==> job 7925: inputs <==
==> flow/design.v (excerpt) <==
module alu_top(CLK, OP1, OP2, OPRN, OUT, ZERO);
	input CLK;
	input [31:0] OP1;
	input [31:0] OP2;
	input [5:0] OPRN;
	output [31:0] OUT;
	output ZERO;
	reg [31:0] op1_q, op2_q;
	reg [5:0] oprn_q;
	reg [31:0] out_q;
	reg zero_q;
	wire [31:0] alu_out;
	wire alu_zero;
	ALU alu_inst(alu_out, alu_zero, op1_q, op2_q, oprn_q);
	always @(posedge CLK) begin
		op1_q <= OP1;
		op2_q <= OP2;
		oprn_q <= OPRN;
		out_q <= alu_out;
		zero_q <= alu_zero;
	end
	assign OUT = out_q;
	assign ZERO = zero_q;
endmodule
clock: 24.7 ns
lec_check: 0
cap_margin: 20
core_margin: 7
core_utilization: 63
setup_slack_margin: 5.0
slew_margin: 20
run.sh (not shown) runs the stock make flow with config.mk's settings and CLKGATE_MAP_FILE=.
==> inputs of job 1331, as changes to job 7925 <==
ABC_AREA = 0   (was unset)
CORE_MARGIN = 2   (was 7)
CORE_UTILIZATION = 48   (was 63)
CTS_CLUSTER_DIAMETER = 354   (was unset)
CTS_CLUSTER_SIZE = 100   (was unset)
MAX_ROUTING_LAYER = met4   (was unset)
TNS_END_PERCENT = 15   (was unset)
==> flow/constraint.sdc (replaced) <==
create_clock -name core_clock -period 29.5 [get_ports {CLK}]
set_input_delay 5.9000 -clock core_clock [delete_from_list [all_inputs] [get_ports {CLK}]]
set_output_delay 5.9000 -clock core_clock [all_outputs]
set_load 0.01 [all_outputs]
==> inputs of job 3268, as changes to job 7925 <==
CORE_MARGIN = 2   (was 7)
CORE_UTILIZATION = 65   (was 63)
SETUP_SLACK_MARGIN = unset   (was 5.0)
==> flow/constraint.sdc (replaced) <==
create_clock -name core_clock -period 24.1 [get_ports {CLK}]
set_input_delay 4.8200 -clock core_clock [delete_from_list [all_inputs] [get_ports {CLK}]]
set_output_delay 4.8200 -clock core_clock [all_outputs]
set_load 0.01 [all_outputs]
==> inputs of job 8946, as changes to job 7925 <==
ABC_AREA = 1   (was unset)
CORE_MARGIN = 2   (was 7)
CORE_UTILIZATION = 56   (was 63)
CTS_CLUSTER_DIAMETER = 241   (was unset)
SETUP_SLACK_MARGIN = unset   (was 5.0)
==> flow/constraint.sdc (replaced) <==
create_clock -name core_clock -period 21.7 [get_ports {CLK}]
set_input_delay 4.3400 -clock core_clock [delete_from_list [all_inputs] [get_ports {CLK}]]
set_output_delay 4.3400 -clock core_clock [all_outputs]
set_load 0.01 [all_outputs]
==> results <==
Run status: job 7925 failed layout checks; job 1331 finished clean; job 3268 did not finish; job 8946 failed layout checks
Stage where the flow stopped: job 7925 -; job 1331 -; job 3268 5_1_grt; job 8946 -
Layout check failures: job 7925 setup timing; job 1331 -; job 3268 -; job 8946 setup timing
Placed Instance Area: job 7925 0.0257 mm^2; job 1331 0.0250 mm^2; job 3268 0.0254 mm^2; job 8946 0.0262 mm^2
Post-synthesis xor/xnor area fraction: job 7925 3.61%; job 1331 3.61%; job 3268 3.61%; job 8946 1.87%
Non-filler cells in the finished layout: job 7925 3133; job 1331 3202; job 3268 -; job 8946 3858
Proportion of netlist area held by the largest area contributor: job 7925 39.9%; job 1331 39.9%; job 3268 39.9%; job 8946 38.9%
Number of resized instances in the post-cts repair step: job 7925 186; job 1331 309; job 3268 291; job 8946 312
Floorplan row count: job 7925 70; job 1331 80; job 3268 69; job 8946 75
Actual slew at the worst max-slew pin: job 7925 1250 ps; job 1331 1100 ps; job 3268 -; job 8946 1140 ps
Kind of capture point of the worst setup path: job 7925 register; job 1331 register; job 3268 -; job 8946 register
Simple Share, Synth: job 7925 14.4%; job 1331 14.4%; job 3268 14.4%; job 8946 26.9%
RR Startpoint: job 7925 op1_q[0]; job 1331 op2_q[1]; job 3268 -; job 8946 op1_q[0]
Net count, final: job 7925 3317; job 1331 3242; job 3268 -; job 8946 3971
Worst-Skew Late Latency: job 7925 370 ps; job 1331 380 ps; job 3268 -; job 8946 380 ps
Largest cell class by area: job 7925 logic gates; job 1331 logic gates; job 3268 -; job 8946 logic gates
Compound-gate portion of the synthesized area: job 7925 12.0%; job 1331 12.0%; job 3268 12.0%; job 8946 9.12%
Number of warnings in the stage logs: job 7925 36; job 1331 34; job 3268 -; job 8946 36
Residual antenna-violating net count after detailed routing: job 7925 0; job 1331 0; job 3268 -; job 8946 0


==> inputs of run a <==
Starting RTL as in the previous note.
make LEC_CHECK=0 ABC_AREA=1 CAP_MARGIN=20 CORE_MARGIN=2 CORE_UTILIZATION=72 CTS_CLUSTER_SIZE=100 PLACE_DENSITY=0.36 SLEW_MARGIN=20 TNS_END_PERCENT=10 finish   # period 18.7 ns
==> run b (differences from run a) <==
Settings changed: ABC_AREA 1 to unset, CORE_UTILIZATION 72 to 71, CTS_CLUSTER_SIZE 100 to unset, PLACE_DENSITY 0.36 to unset, PLACE_DENSITY_LB_ADDON set to 0.01, SETUP_SLACK_MARGIN set to 4.39, TNS_END_PERCENT 10 to unset.
==> flow/constraint.sdc (replaced) <==
create_clock -name core_clock -period 31.7 [get_ports {CLK}]
set_input_delay 6.3400 -clock core_clock [delete_from_list [all_inputs] [get_ports {CLK}]]
set_output_delay 6.3400 -clock core_clock [all_outputs]
set_load 0.01 [all_outputs]
==> results <==
| item | run a | run b |
|---|---|---|
| Result of the run | failed layout checks | aborted with a tool error |
| Stage where the flow stopped | - | global routing |
| Reasons for failing layout checks | negative setup slack | - |
| Aoi share | 9.12% | 12.0% |
| Mean Syn Cell Area | 7.49 um^2 | 9.01 um^2 |
| Adder-cell share of the synthesized area | 45.4% | 46.7% |
| Quantity of gates resized following cts | 210 | 317 |
| Number of instances in the placed design | 3738 | 2975 |
| Multiplexer share of the synthesized area | 0% | 8.28% |
| Placement Cell Area | 26200 um^2 | 24600 um^2 |
| Global placement routability congestion | 1.08 | 1.10 |
| Worst slack at placement | -10.85 ns | 0.439 ns |
| Estimated wirelength of the detail-placed design | 68300 um | 69800 um |
| Portion of synthesized cell area occupied by the leading cell type | 38.9% | 39.9% |
| Simple-gate area share of the yosys netlist | 26.9% | 14.4% |
| Overall chip area | 34700 um^2 | 34300 um^2 |
| Fp util | 73.4% | 71.8% |
| Vertical die dimension | 186 um | 185 um |
| Area figure in the yosys stat output | 23900 um^2 | 23300 um^2 |
| Buffers inserted by post-CTS timing repair | 0 | 17 |
| Synth cell types | 39 | 78 |
